== lane 1 ==
==> flow/design.v (excerpt) <==
module ARM (
    input clk,
    input rst,
    output [31:0] imem_addr,
    input [31:0] imem_data,
    output [17:0] SRAM_ADDR,
    output [15:0] SRAM_DQ_O,
    input [15:0] SRAM_DQ_I,
    output SRAM_WE_N
);
  wire [17:0] SW;
  assign SW = {16'b0, 1'b1, rst};
  wire freeze, flush;
  wire writeBackEN_ID, hazard, WB_EN_ID_Stage,MEM_R_EN_ID_Stage, 
		MEM_W_EN_ID_Stage,B_ID_Stage,S_ID_Stage,imm_ID_Stage, 
		Two_src_ID_Stage, imm_ID_Reg, WB_EN_ID_Reg, MEM_W_EN_ID_Reg,
		MEM_R_EN_ID_Reg, B_ID_Reg, S_ID_Reg;
  wire [31:0] PC_IF_Stage, Inst_IF_Stage, Inst_IF_Reg, 
				Val_Rn_ID_Stage, Val_Rm_ID_Stage, PC_IF_Reg, 
			    PC_ID_Reg, Val_Rn_ID_Reg, Val_Rm_ID_Reg;
  wire [31:0] Result_WB, Mem_res_feedback;
  wire [3:0] Des_wb;
  wire [3:0] EXE_CMD_ID_Stage,EXE_CMD_ID_Reg, Dest_ID_Stage, src1_ID_Stage, src2_ID_Stage, dest_ID_Reg;
  wire [23:0] Signed_imm_24_ID_Stage, Signed_imm_24_ID_Reg;
  wire [11:0] Shift_operand, Shift_operand_ID_Reg;
  wire [3:0] SR, Status_bit;
  wire [31:0] ALU_result_EXE_Reg, Val_Rm_EXE_Reg;
  wire [31:0] MEM_result_MEM_Stage;
  wire [3:0] dest_EXE_Reg, src1_ID_Reg, src2_ID_Reg;
  wire WB_EN_EXE_Reg, MEM_R_EN_EXE_Reg, MEM_W_EN_EXE_Reg, processor_mode;
  wire [31:0] ALU_result_EXE_Stage, Br_addr, Val_Rm_EXE_Stage;
  wire [3:0] status, SR_ID_Reg;
  ...
Settings: LEC_CHECK=0, CAP_MARGIN=20, CORE_MARGIN=2, CORE_UTILIZATION=53, PLACE_DENSITY=0.6, SETUP_SLACK_MARGIN=0.4, SLEW_MARGIN=20; clock period 16.5 ns.
run.sh (not shown) runs the stock make flow with config.mk's settings and CLKGATE_MAP_FILE=.
FAIL lane 1 @ global routing (5_1_grt): tool exited with error
Input-level comparison between lane 2 and lane 1:
Settings: CORE_UTILIZATION changed from 53 to 29; the clock period (ns, I/O delays scaled along) changed from 16.5 to 20.5.
Area after detailed placement was higher in the run labelled lane 1. In the flow results for lane 1 and lane 2, the die boundary width is larger on lane 2. Reported for lane 1 and lane 2, share of async-settable or async-resettable flops after synthesis turned out identical to the last digit. Lane 2 closes out successfully: all stages finished, all timing, DRC and antenna checks passed. As of lane 2, die span in y had risen by more than a quarter compared to lane 1. Against lane 1 as the reference, lane 2 delivers a lower sum of net half-perimeters after detailed placement. Core area (lane 2 vs. lane 1) increases by more than half. Comparing buffer count from post-CTS setup fixing for lane 1 and lane 2, the smaller number came from lane 2. Effective utilization at floorplan down 24 points in lane 2 wrt lane 1.

ARM again, from the RTL that the note above started with.
// ARM
module ARM (
    input clk,
    input rst,
    output [31:0] imem_addr,
    input [31:0] imem_data,
    output [17:0] SRAM_ADDR,
    output [15:0] SRAM_DQ_O,
    input [15:0] SRAM_DQ_I,
    output SRAM_WE_N
);
  wire [17:0] SW;
  assign SW = {16'b0, 1'b1, rst};
  wire freeze, flush;
  wire writeBackEN_ID, hazard, WB_EN_ID_Stage,MEM_R_EN_ID_Stage, 
		MEM_W_EN_ID_Stage,B_ID_Stage,S_ID_Stage,imm_ID_Stage, 
		Two_src_ID_Stage, imm_ID_Reg, WB_EN_ID_Reg, MEM_W_EN_ID_Reg,
		MEM_R_EN_ID_Reg, B_ID_Reg, S_ID_Reg;
  wire [31:0] PC_IF_Stage, Inst_IF_Stage, Inst_IF_Reg, 
				Val_Rn_ID_Stage, Val_Rm_ID_Stage, PC_IF_Reg, 
			    PC_ID_Reg, Val_Rn_ID_Reg, Val_Rm_ID_Reg;
  wire [31:0] Result_WB, Mem_res_feedback;
  wire [3:0] Des_wb;
  wire [3:0] EXE_CMD_ID_Stage,EXE_CMD_ID_Reg, Dest_ID_Stage, src1_ID_Stage, src2_ID_Stage, dest_ID_Reg;
  wire [23:0] Signed_imm_24_ID_Stage, Signed_imm_24_ID_Reg;
  wire [11:0] Shift_operand, Shift_operand_ID_Reg;
  wire [3:0] SR, Status_bit;
  wire [31:0] ALU_result_EXE_Reg, Val_Rm_EXE_Reg;
  wire [31:0] MEM_result_MEM_Stage;
  wire [3:0] dest_EXE_Reg, src1_ID_Reg, src2_ID_Reg;
  wire WB_EN_EXE_Reg, MEM_R_EN_EXE_Reg, MEM_W_EN_EXE_Reg, processor_mode;
  wire [31:0] ALU_result_EXE_Stage, Br_addr, Val_Rm_EXE_Stage;
  wire [3:0] status, SR_ID_Reg;
  wire [1:0] fw_sel_src1, fw_sel_src2;
  assign processor_mode = SW[1];
  assign hazard = freeze;
  assign flush = 1'b0;
  assign Mem_res_feedback = MEM_R_EN_EXE_Reg ? MEM_result_MEM_Stage : ALU_result_EXE_Reg;
  wire slow_clk;
  wire Sram_Busy;
  assign slow_clk = clk;
  IF_Stage fetch (
      slow_clk,
      SW[0],
      (freeze | ~Sram_Busy),
      B_ID_Reg,
      Br_addr,
      PC_IF_Stage,
      Inst_IF_Stage,
      imem_addr,
      imem_data
  );
  IF_Stage_Reg if_reg (
      slow_clk,
      SW[0],
      (freeze | ~Sram_Busy),
      flush,
      PC_IF_Stage,
      Inst_IF_Stage,
      PC_IF_Reg,
      Inst_IF_Reg
  );
  ID_Stage decode (
      slow_clk,
      SW[0],
      Inst_IF_Reg,
      Result_WB,
      writeBackEN_ID,
      Des_wb,
      hazard,
      SR,
      WB_EN_ID_Stage,
      MEM_R_EN_ID_Stage,
      MEM_W_EN_ID_Stage,
      B_ID_Stage,
      S_ID_Stage,
      EXE_CMD_ID_Stage,
      Val_Rn_ID_Stage,
      Val_Rm_ID_Stage,
      imm_ID_Stage,
      Shift_operand,
      Signed_imm_24_ID_Stage,
      Dest_ID_Stage,
      src1_ID_Stage,
  ...
make LEC_CHECK=0 CAP_MARGIN=20 CORE_MARGIN=2 CORE_UTILIZATION=40 PLACE_DENSITY=0.6 SETUP_SLACK_MARGIN=0.4 SLEW_MARGIN=20 finish   # period 21.0 ns
Then changed:
==> flow/config.mk (replaced) <==
export PLATFORM = sky130hd
export DESIGN_NAME = ARM
export DESIGN_NICKNAME = ARM
export VERILOG_FILES = /design/flow/design.v
export SDC_FILE = /design/flow/constraint.sdc
export NUM_CORES = 4
export LEC_CHECK = 0
export CAP_MARGIN = 30
export CELL_PAD_IN_SITES_DETAIL_PLACEMENT = 2
export CORE_MARGIN = 2
export CORE_UTILIZATION = 40
export SLEW_MARGIN = 0
=> The changed run ended with an error in global routing with GRT-0116; area after synthesis stays the same; die area is unchanged; synthesized cell count does not change.
Then changed:
--- a/flow/config.mk
+++ b/flow/config.mk
@@ -6,7 +6,7 @@
 export NUM_CORES = 4
 export LEC_CHECK = 0
-export CAP_MARGIN = 30
-export CELL_PAD_IN_SITES_DETAIL_PLACEMENT = 2
+export CAP_MARGIN = 20
 export CORE_MARGIN = 2
 export CORE_UTILIZATION = 40
-export SLEW_MARGIN = 0
+export SETUP_SLACK_MARGIN = 2.98
+export SLEW_MARGIN = 20
==> flow/constraint.sdc (replaced) <==
create_clock -name core_clock -period 11.4 [get_ports {clk}]
set_input_delay 2.2800 -clock core_clock [delete_from_list [all_inputs] [get_ports {clk}]]
set_output_delay 2.2800 -clock core_clock [all_outputs]
set_load 0.01 [all_outputs]
The new run completed and failed the layout checks on setup timing.
Die area stays the same.
Area after synthesis is unchanged.
Synthesized cell count does not change.
Then changed:
--- a/flow/config.mk
+++ b/flow/config.mk
@@ -8,5 +8,4 @@
 export CAP_MARGIN = 20
 export CORE_MARGIN = 2
-export CORE_UTILIZATION = 40
-export SETUP_SLACK_MARGIN = 2.98
+export CORE_UTILIZATION = 57
 export SLEW_MARGIN = 20
==> flow/constraint.sdc (replaced) <==
create_clock -name core_clock -period 11.7 [get_ports {clk}]
set_input_delay 2.3400 -clock core_clock [delete_from_list [all_inputs] [get_ports {clk}]]
set_output_delay 2.3400 -clock core_clock [all_outputs]
set_load 0.01 [all_outputs]
Outcome:
- This time the run stopped in global routing on GRT-0116
- synthesized cell count stays the same
- synthesized area stays the same
- die size went down by 30%

## oak
Starting RTL as in the previous note.
clock: 24.2 ns
lec_check: 0
abc_area: 1
cap_margin: 20
core_margin: 5
core_utilization: 41
cts_cluster_size: 77
max_routing_layer: met4
place_density: 0.66
slew_margin: 15
Here is what was changed in the inputs of pine compared with oak.
- SLEW_MARGIN: 15 -> 20
- CORE_MARGIN: 5 -> 2
- CTS_CLUSTER_SIZE: 77 -> unset
- MAX_ROUTING_LAYER: met4 -> unset
- SETUP_SLACK_MARGIN: unset -> 0.4
- PLACE_DENSITY: 0.66 -> 0.6
- CORE_UTILIZATION: 41 -> 40
- ABC_AREA: 1 -> unset
- the clock period (ns, I/O delays scaled along): 24.2 -> 20.5
[summary]
pine did not stop at any stage, and its layout met the timing, design-rule and antenna checks. oak has lower synthesized area than pine.
Changes in birch relative to pine:
- CORE_UTILIZATION now 70, was 40
- SETUP_SLACK_MARGIN now -1.22, was 0.4
- the clock period (ns, I/O delays scaled along) now 11.9, was 20.5
## What came out
5_1_grt: birch exited with error
Looking at number of rows created at floorplan, birch sits 36 below pine.
birch vs. pine: count of placed standard cells including taps level; post-CTS setup buffer count moved up; estimated wirelength of the detail-placed design moved down.
Reported for pine and birch, yosys-reported design area after synthesis turned out identical to the last digit.
Delta (birch minus pine): TritonCTS buffer count fell by 10; placer's final routability congestion estimate rose about 40%.
Against pine as the reference, birch delivers a higher instance area at placement.
The following lists how maple was set up differently from birch:
- CORE_UTILIZATION now 29, was 70
- SETUP_SLACK_MARGIN now 0.4, was -1.22
- the clock period (ns, I/O delays scaled along) now 29.2, was 11.9
## What came out
The total clock buffers created by CTS reported for maple is greater than that of birch by 7.2%. maple and birch ended up with nearly the same area share of fa/ha/maj cells after synthesis. The run showing the smaller placed standard-cell area is maple. maple: done, clean on timing, DRC and antenna. Diff maple..birch | sequential cell area fraction in the yosys report | unchanged. birch has higher initial cell density of the core than maple.
[inputs] cedar vs maple
- swapping 0.4 for -1.13 in SETUP_SLACK_MARGIN
- swapping 29 for 72 in CORE_UTILIZATION
- swapping 29.2 for 11.9 in the clock period (ns, I/O delays scaled along)
Findings:
The log for cedar ends in 4_1_cts with error DPL-0033, so the run never completed. Of maple and cedar, the run reporting the lower die area was cedar. Diff maple -> cedar: weighted congestion at the end of routability-driven global placement higher; vertical die dimension moved down. Area of the core region: cedar better than maple.

Starting RTL as in the previous note.
==> flow/design.v (excerpt) <==
module ARM (
    input clk,
    input rst,
    output [31:0] imem_addr,
    input [31:0] imem_data,
    output [17:0] SRAM_ADDR,
    output [15:0] SRAM_DQ_O,
    input [15:0] SRAM_DQ_I,
    output SRAM_WE_N
);
clock: 11.4 ns
lec_check: 0
cap_margin: 20
core_margin: 2
core_utilization: 47
setup_slack_margin: 2.98
slew_margin: 20
The starting point stopped in 5_1_grt, error ODB-0269.
Rerun with:
--- a/flow/config.mk
+++ b/flow/config.mk
@@ -10,2 +10,2 @@
-export CORE_UTILIZATION = 47
-export SETUP_SLACK_MARGIN = 2.98
+export CORE_UTILIZATION = 66
+export SETUP_SLACK_MARGIN = 3.9
==> flow/constraint.sdc (replaced) <==
create_clock -name core_clock -period 14.1 [get_ports {clk}]
set_input_delay 2.8200 -clock core_clock [delete_from_list [all_inputs] [get_ports {clk}]]
set_output_delay 2.8200 -clock core_clock [all_outputs]
set_load 0.01 [all_outputs]
Effect:
- This time the run aborted during 4_1_cts on DPL-0033
- die area went down by about 30%
- synthesized area is unchanged
- synthesized cell count is unchanged

Starting RTL as in the previous note.
export LEC_CHECK = 0
export CAP_MARGIN = 20
export CORE_MARGIN = 2
export CORE_UTILIZATION = 58
export CTS_CLUSTER_SIZE = 20
export SLEW_MARGIN = 20
export TNS_END_PERCENT = 5
create_clock -name core_clock -period 14.3 [get_ports {clk}]
The baseline died in global routing (5_1_grt) (GRT-0116).
Next try:
Settings changed: CORE_UTILIZATION 58 to 59, CTS_CLUSTER_SIZE 20 to unset, SETUP_SLACK_MARGIN set to 2.82, TNS_END_PERCENT 5 to unset.
Clock period 14.3 ns to 11.7 ns, I/O delays scaled along.
- The changed run failed in global routing (5_1_grt) with GRT-0116
- die size is lower by 1.7%
- synthesized cell count does not change
- area after synthesis is unchanged
Next try:
Settings changed: ABC_AREA set to 1, CORE_UTILIZATION 59 to 72, CTS_CLUSTER_DIAMETER set to 399, CTS_CLUSTER_SIZE set to 96, HOLD_SLACK_MARGIN set to -0.09, PLACE_DENSITY set to 0.38, SETUP_SLACK_MARGIN 2.82 to 0.4.
Effect:
- The new run died in global routing (5_1_grt)
- synthesized cell count grows by 28%
- area after synthesis shrinks by about 1.4%
- die area shrinks by about 20%

run 1:
ARM again, from the RTL that the note above started with.
// ARM
module ARM (
    input clk,
    input rst,
    output [31:0] imem_addr,
    input [31:0] imem_data,
    output [17:0] SRAM_ADDR,
    output [15:0] SRAM_DQ_O,
    input [15:0] SRAM_DQ_I,
    output SRAM_WE_N
);
make LEC_CHECK=0 CAP_MARGIN=20 CORE_ASPECT_RATIO=1.57 CORE_MARGIN=2 CORE_UTILIZATION=50 CTS_CLUSTER_DIAMETER=344 CTS_CLUSTER_SIZE=29 PLACE_DENSITY_LB_ADDON=0.15 SETUP_SLACK_MARGIN=1.43 SLEW_MARGIN=20 TNS_END_PERCENT=5 finish   # period 11.6 ns
Run 1 did not run to completion, as it errored out during 5_1_grt.
Relative to run 1, the following input files were edited for run 2:
- clearing CTS_CLUSTER_SIZE, which used to be 29
- clearing CTS_CLUSTER_DIAMETER, which used to be 344
- clearing PLACE_DENSITY_LB_ADDON, which used to be 0.15
- swapping 50 for 48 in CORE_UTILIZATION
- clearing CORE_ASPECT_RATIO, which used to be 1.57
- swapping 1.43 for -0.25 in SETUP_SLACK_MARGIN
- clearing TNS_END_PERCENT, which used to be 5
- swapping 11.6 for 13.8 in the clock period (ns, I/O delays scaled along)
Notes after the runs:
Relative to run 1, the cell resize tally after clock tree synthesis of run 2 is lower by about 23%. Horizontal die size was higher in the run labelled run 2. Complete run, failing final checks: run 2, reason negative setup slack. From run 1 to run 2 the numbers moved as follows: TritonCTS buffer count up 61; starting density of the core down 1.9 points. As of run 2, core footprint had risen by a few percent compared to run 1. Minimum setup slack after placement: run 2 vs run 1 up 990 ps. Looking at buffer count from post-CTS setup fixing across run 1 and run 2, the one that comes out lower is run 2.
Relative to run 2, the following input files were edited for run 3:
- putting TNS_END_PERCENT at 5 where nothing was set
- swapping 48 for 45 in CORE_UTILIZATION
- clearing SETUP_SLACK_MARGIN, which used to be -0.25
- swapping 13.8 for 11.4 in the clock period (ns, I/O delays scaled along)
Results
| run 3 | all stages done | FAIL | negative setup slack |. First-iteration DRC count: run 3 < run 2. Layout buffer count excluding clock buffers of run 3 exceeds that of run 2 slightly. Between run 3 and run 2, it is run 3 whose insertion delay of the later-clocked pin in the worst-skew pair is lower, by 80 ps. Compared with run 2, run 3 shows a lower depth of the worst register-to-register path. Comparing run 3 against run 2, there is no change at all in count of multi-input combinational gates. Looking at setup slack across run 3 and run 2, the one that comes out lower is run 3. Final-layout clock buffer total: run 3 > run 2. For relative area of non-clock buffer cells in the final design, run 2 and run 3 come out practically identical. When the final numbers for run 3 and run 2 were put side by side, the global-route total usage across every layer turned out to be smaller in run 3. Run 3 reports its slowest cell on the critical path as mux4_2 while run 2 reports o41ai_1.
